== job 8307 ==
## uart
module uart #(
    parameter CLK_FREQ = 100_000_000,   
    parameter DATA_WIDTH = 8,           
    parameter FIFO_DEPTH = 16           
) (
    input  logic                    CLKip,        
    input  logic                    RSTi,         
    input  logic                    RXi,          
    input  logic [31:0]             BAUD_RATEi,   
    input  logic                    BAUD_RATE_WEi,  
    input  logic                    BAUD_RATE_RDi,  
    output logic                    DONEo,
    output logic [DATA_WIDTH-1:0]   DATAo,  
    output logic                    EMPTYo,   
    output logic                    FULLo     
);
clock: 88.8 ns
lec_check: 0
cap_margin: 25
cell_pad_in_sites_detail_placement: 1
core_aspect_ratio: 0.98
core_margin: 3
core_utilization: 56
cts_cluster_diameter: 102
cts_cluster_size: 95
gpl_routability_driven: 0
gpl_timing_driven: 1
hold_slack_margin: 0.23
place_density: 0.86
setup_slack_margin: 5.0
slew_margin: 20
tns_end_percent: 5
run.sh (not shown) runs the stock make flow with config.mk's settings and CLKGATE_MAP_FILE=.
Job 8307 did not finish: a tool error stopped it during global routing.
Modified inputs, job 236 compared to job 8307
- clearing TNS_END_PERCENT, which used to be 5
- clearing CORE_ASPECT_RATIO, which used to be 0.98
- clearing GPL_ROUTABILITY_DRIVEN, which used to be 0
- clearing HOLD_SLACK_MARGIN, which used to be 0.23
- putting ABC_AREA at 1 where nothing was set
- swapping 95 for 72 in CTS_CLUSTER_SIZE
- clearing GPL_TIMING_DRIVEN, which used to be 1
- swapping 56 for 58 in CORE_UTILIZATION
- clearing PLACE_DENSITY, which used to be 0.86
- swapping 25 for 20 in CAP_MARGIN
- clearing CTS_CLUSTER_DIAMETER, which used to be 102
- clearing CELL_PAD_IN_SITES_DETAIL_PLACEMENT, which used to be 1
- swapping 3 for 2 in CORE_MARGIN
- clearing SETUP_SLACK_MARGIN, which used to be 5.0
- swapping 88.8 for 65.2 in the clock period (ns, I/O delays scaled along)
Results
As of job 236, core area had fallen by a little under 10% compared to job 8307.
Taking job 8307 as the reference point, the multiplexer share of the synthesized area of job 236 falls by 3.8 points.
No final results exist for job 236, since it was stopped by error DPL-0038 during global routing.
Post-CTS repair timing setup buffer count, job 236 and job 8307: lower on job 8307
In the tables for job 236 and job 8307, area reported by Yosys stat reads lower with job 236.
Job 236 vs job 8307: average instance area after synthesis down by more than 10%
Job 8307 → job 236: estimated wirelength of the detail-placed design went down about 50%; site row count went down 4.1%; chip area went down 11%; count of H-tree levels built during CTS held.
Minimum setup slack after placement is lower on job 8307
Note that the die outline width recorded for job 8307 amounts to 1.07 times the value seen in job 236.
Edits applied to the flow inputs when going from job 236 to job 6753:
- PLACE_DENSITY now 0.6, previously not set
- CTS_CLUSTER_SIZE now 99, was 72
- CORE_UTILIZATION now 72, was 58
- the clock period (ns, I/O delays scaled along) now 134.0, was 65.2
[summary]
- Relative to job 236, the vertical die dimension measured on job 6753 has decreased by more than 10%.
- Summary of job 236 and job 6753: one run falls short of a clean finish, namely job 236.
- Job 236 did not make it past global routing, where a tool error ended it.
- Summary of job 6753 over job 236: die size -13000 um^2, number of hold-repair buffers added at the cts stage about even, quantity of I/O buffers inserted on ports saw little to no change.
- From job 236 to job 6753, synthesized cell count did not move at all.
- Number of placed cells counting well taps for job 6753: 2070 down relative to job 236

* * *

uart again, from the RTL that the note above started with.
Settings: LEC_CHECK=0, CAP_MARGIN=20, CORE_MARGIN=2, CORE_UTILIZATION=40, PLACE_DENSITY=0.6, SLEW_MARGIN=20; clock period 120.0 ns.
==> next run, changes <==
- clock period: 120.0 -> 112.0 ns (I/O delays scaled with it)
Area after synthesis is unchanged.
Count of clock-buffer cells in the layout falls by 3.
Core utilization barely changes.
Wire length is lower by about 1.4%.
Hold slack improves by 0.0034 ns.
Worst setup slack degrades by 6.4 ns.
Register-to-register slack degrades by 7.9 ns.
Die size stays the same.
Final cell count is about the same.
==> next run, changes <==
- ABC_AREA: not set -> 1
- CORE_UTILIZATION: 40 -> 58
- PLACE_DENSITY: 0.6 -> 0.79
- clock period: 112.0 -> 65.2 ns (I/O delays scaled with it)
The changed run did not get past global routing on GRT-0116.
Area after synthesis shrinks by 6.4%.
Synthesized cell count rose by 5.6%.
Die area shrinks by 35%.
==> next run, changes <==
- ABC_AREA: 1 -> not set
- CAP_MARGIN: 20 -> 40
- CORE_UTILIZATION: 58 -> 72
- CTS_CLUSTER_DIAMETER: not set -> 358
- CTS_CLUSTER_SIZE: not set -> 93
- PLACE_DENSITY: 0.79 -> 0.41
- SETUP_SLACK_MARGIN: not set -> -1.21
- TNS_END_PERCENT: not set -> 15
- clock period: 65.2 -> 34.6 ns (I/O delays scaled with it)
After rerunning: This time the run died in detailed placement on DPL-0038; die area went down by 14%; synthesized area went up by 6.9%; synthesized cell count went down by 5.3%.

* * *

The RTL this note starts from:
==> flow/design.v <==
module sync 
( 
    input  logic CLKip, 
    input  logic SIGi,
    output logic SIGo
);
    logic meta_sig;
    always_ff @(posedge CLKip) meta_sig <= SIGi;
    always_ff @(posedge CLKip) SIGo     <= meta_sig;
endmodule
module mem 
    # ( 
    parameter DATA_WIDTH = 32
    ) (
    input  logic                  CLKip,
    input  logic                  RDi,       
    input  logic                  WEi,     
    input  logic [DATA_WIDTH-1:0] DATAi,
    output logic [DATA_WIDTH-1:0] Qo
);
	logic [DATA_WIDTH-1:0] ram;
	always_ff @(posedge CLKip) if (WEi) ram <= DATAi;
	always_ff @(posedge CLKip) if (RDi) Qo <= ram;
endmodule
`timescale 1ns/1ps
module uart_rx 
    # (
    parameter FREQ_CLK  = 100_000_000,  
    parameter DATA_WDTH = 8          
    ) (
    input   wire                    CLKip,  
    input   wire                    RSTi,  
    input   wire                    RXi,  
    input   wire                    BAUD_RATE_RDi,  
    input   wire                    BAUD_RATE_WEi,  
    input   logic [31:0]            BAUD_RATEi,  
    output  logic                   DONEo,  
    output  logic                   READYo,  
    output  logic [DATA_WDTH-1:0]   DATAo  
    );
    int unsigned                    baud_rate;  
    int unsigned                    bit_cntr;  
    int unsigned                    half_bit_cntr;  
    logic                           half_rx_strb;  
    logic                           rx_strb;  
    int unsigned                    clk_count;  
    logic [$clog2(DATA_WDTH+1)-1:0] bit_idx;   
    logic [DATA_WDTH-1:0]           data;  
    logic                           rx;  
    logic                           rst;  
    logic                           done;  
    logic                           ready;  
    logic                           baud_rate_read;  
    logic                           baud_rate_we;  
    int unsigned                    br;  
    sync rx_stab (.CLKip (CLKip), .SIGi (RXi), .SIGo (rx));
    sync rst_stab (.CLKip (CLKip), .SIGi (RSTi), .SIGo (rst));
    sync br_we_stab (.CLKip (CLKip), .SIGi (BAUD_RATE_WEi), .SIGo (baud_rate_we));
    sync br_rd_stab (.CLKip (CLKip), .SIGi (BAUD_RATE_RDi), .SIGo (baud_rate_read));
    mem baud_rate_mem (
        .CLKip  (CLKip),
        .RDi    (baud_rate_read),  
        .WEi    (baud_rate_we),
        .DATAi  (baud_rate), 
        .Qo     (br)
        );
    typedef enum logic [1:0] {       
        IDLE    = 2'h0,
        START   = 2'h1,
        RECEIVE = 2'h2,
        STOP    = 2'h3
    } statetype;
    statetype STATE;
    always_comb begin: calc_bit_value
        baud_rate = BAUD_RATEi;
        bit_cntr = FREQ_CLK / baud_rate;
        half_bit_cntr = bit_cntr >> 1;
    end
always @(posedge CLKip) begin: strobe_logic
    if (rst) begin
        clk_count <= 0;
        half_rx_strb <= 0;
        rx_strb <= 0;
    end else begin
        case (STATE)
            IDLE: begin
                clk_count <= 0;
                half_rx_strb <= 0;
                rx_strb <= 0;
            end
            START: begin
                if (clk_count == half_bit_cntr) begin
                    half_rx_strb <= 1;
                    clk_count <= 0;
                end
                else begin
                    half_rx_strb <= 0;
                    clk_count <= clk_count + 1;
                end                
            end
            RECEIVE: begin
                if (clk_count == bit_cntr) begin
                    rx_strb <= 1;
                    clk_count <= 0;
                end
                else begin
                    rx_strb <= 0;
                    clk_count <= clk_count + 1;
                end                  
            end
            STOP: begin
                if (clk_count == bit_cntr) begin
                    rx_strb <= 1;
                    clk_count <= 0;
                end
                else begin
                    rx_strb <= 0;
                    clk_count <= clk_count + 1;
                end                  
            end  
            default: begin
                clk_count <= 0;
            end
        endcase
    end
end
    always_ff @(posedge CLKip) begin: fsm_uart_rx
        if (rst) begin
            bit_idx     <= 0;
            STATE       <= IDLE;
            done        <= 0;
        end
        else begin
            case (STATE)
                IDLE: begin
                    ready          <= 1;
                    if (rx == 1'b0) STATE <= rx ? IDLE : START;
                end
                START: begin
                    ready          <= 0;
                    done           <= 0;
                    if (half_rx_strb) begin
                        STATE <= rx ? IDLE : RECEIVE;
                    end
                    else begin 
                        STATE <= START;
                    end
                end
                RECEIVE: begin
                    if (rx_strb) begin
                        /*verilator lint_off WIDTHTRUNC*/                        
                        data[bit_idx] <= rx;
                        /*verilator lint_on WIDTHTRUNC*/
                        if (bit_idx < DATA_WDTH-1) begin 
                            bit_idx <= bit_idx + 1;
                        end
                        else begin 
                            bit_idx <= 0;
                            STATE   <= STOP;
                            done    <= 1;
                        end 
                    end
                    else begin
                        STATE <= RECEIVE;
                    end  
                end
                STOP: begin
                    if (rx_strb) STATE <= rx_strb ? IDLE : STOP;
                end
                default: begin
                    STATE <= IDLE;
                end 
            endcase            
        end   
    end 
    always_comb begin: set_out
        DATAo = data;
        READYo = ready;
        DONEo = done;
    end
endmodule
`timescale 1ns/1ps
module fifo #(
    parameter DATA_WIDTH = 8,
    parameter FIFO_DEPTH = 16,
    parameter LOG2_DEPTH = $clog2(FIFO_DEPTH)
) (
    input  logic                     CLKip,
    input  logic                     RSTi,
    input  logic                     WEi,
    input  logic [DATA_WIDTH-1:0]    DATAi,
    input  logic                     RDi,
    output logic [DATA_WIDTH-1:0]    DATAo,
    output logic                     FULLo,
    output logic                     EMPTYo
);
    logic [DATA_WIDTH-1:0] memory [0:FIFO_DEPTH-1];
    logic [LOG2_DEPTH:0]   count;
    logic [LOG2_DEPTH-1:0] wr_ptr;
    logic [LOG2_DEPTH-1:0] rd_ptr;
    logic [1:0] count_state;
    always_ff @(posedge CLKip or posedge RSTi) begin
        if (RSTi) begin
            wr_ptr  <= '0;
            rd_ptr  <= '0;
            count   <= '0;
            count_state <= '0;
        end 
        else begin
            if (WEi && !FULLo) begin: write
                wr_ptr <= (wr_ptr == '1) ? 0 : wr_ptr + 1;
            end
            if (RDi && !EMPTYo) begin: read
                rd_ptr <= (rd_ptr == '1) ? 0 : rd_ptr + 1;
            end
            case ({WEi && !FULLo, RDi && !EMPTYo})
                2'b01:   count <= count - 1;
                2'b10:   count <= count + 1;
                2'b11:   count <= count;
                default: count <= count;
            endcase
        end
    end
    always_ff @(posedge CLKip) begin
        if (!RSTi && WEi && !FULLo) memory[wr_ptr] <= DATAi;
        if (!RSTi && RDi && !EMPTYo) DATAo <= memory[rd_ptr];
    end
    always_comb begin: status
        FULLo  = (count == FIFO_DEPTH);
        EMPTYo = (count == 0);
    end
endmodule
`timescale 1ns/1ps
module uart #(
    parameter CLK_FREQ = 100_000_000,   
    parameter DATA_WIDTH = 8,           
    parameter FIFO_DEPTH = 16           
) (
    input  logic                    CLKip,        
    input  logic                    RSTi,         
    input  logic                    RXi,          
    input  logic [31:0]             BAUD_RATEi,   
    input  logic                    BAUD_RATE_WEi,  
    input  logic                    BAUD_RATE_RDi,  
    output logic                    DONEo,
    output logic [DATA_WIDTH-1:0]   DATAo,  
    output logic                    EMPTYo,   
    output logic                    FULLo     
);
    logic [DATA_WIDTH-1:0] data;
    logic done;
    logic ready;
    logic RDi;
    always_ff @(posedge CLKip) begin
        RDi <= 1;
        DONEo <=done;
    end
    uart_rx #(
        .FREQ_CLK       (CLK_FREQ),
        .DATA_WDTH      (DATA_WIDTH)
    ) uart_rx_inst (
        .CLKip          (CLKip),
        .RSTi           (RSTi),
        .RXi            (RXi),
        .BAUD_RATEi     (BAUD_RATEi),
        .BAUD_RATE_WEi  (BAUD_RATE_WEi),
        .BAUD_RATE_RDi  (BAUD_RATE_RDi),
        .DONEo          (done),
        .READYo         (ready),
        .DATAo          (data)
    );
    fifo #(
        .DATA_WIDTH     (DATA_WIDTH),
        .FIFO_DEPTH     (FIFO_DEPTH)
    ) fifo_inst (
        .CLKip          (CLKip),
        .RSTi           (RSTi),
        .WEi            (done),        
        .DATAi          (data),      
        .RDi            (RDi),          
        .DATAo          (DATAo),      
        .FULLo          (FULLo),      
        .EMPTYo         (EMPTYo)     
    );
endmodule
clock: 69.5 ns
lec_check: 0
abc_area: 0
cap_margin: 20
cell_pad_in_sites_detail_placement: 0
cell_pad_in_sites_global_placement: 0
core_aspect_ratio: 0.94
core_margin: 2
core_utilization: 58
cts_cluster_size: 100
gpl_timing_driven: 1
setup_slack_margin: -0.56
slew_margin: 40
tns_end_percent: 5
The starting point aborted during global routing, error GRT-0116.
Next try:
Settings changed: ABC_AREA 0 to 1, CORE_UTILIZATION 58 to 65, CTS_CLUSTER_SIZE 100 to not set, TNS_END_PERCENT 5 to 90.
Clock period 69.5 ns to 80.8 ns, I/O delays scaled along.
Outcome: The new run finished with timing, DRC and antenna clean; synthesized cell count grows by 5.6%; synthesized area shrinks by 6.4%; die area shrinks by 16%.
Next try:
Settings changed: ABC_AREA 1 to not set, CELL_PAD_IN_SITES_DETAIL_PLACEMENT 0 to not set, CELL_PAD_IN_SITES_GLOBAL_PLACEMENT 0 to not set, CORE_ASPECT_RATIO 0.94 to not set, CORE_MARGIN 2 to 7, CORE_UTILIZATION 65 to 40, CTS_CLUSTER_DIAMETER set to 147, GPL_TIMING_DRIVEN 1 to not set, PLACE_DENSITY set to 0.6, SETUP_SLACK_MARGIN -0.56 to not set, TNS_END_PERCENT 90 to not set.
Clock period 80.8 ns to 163.0 ns, I/O delays scaled along.
Outcome: The changed run finished with timing, DRC and antenna clean. Clock-buffer cell count goes up by 2. Global-route usage goes down by 7.9 points. Hold slack gains 4.0 ps. Routed wire length goes up by about 40%.
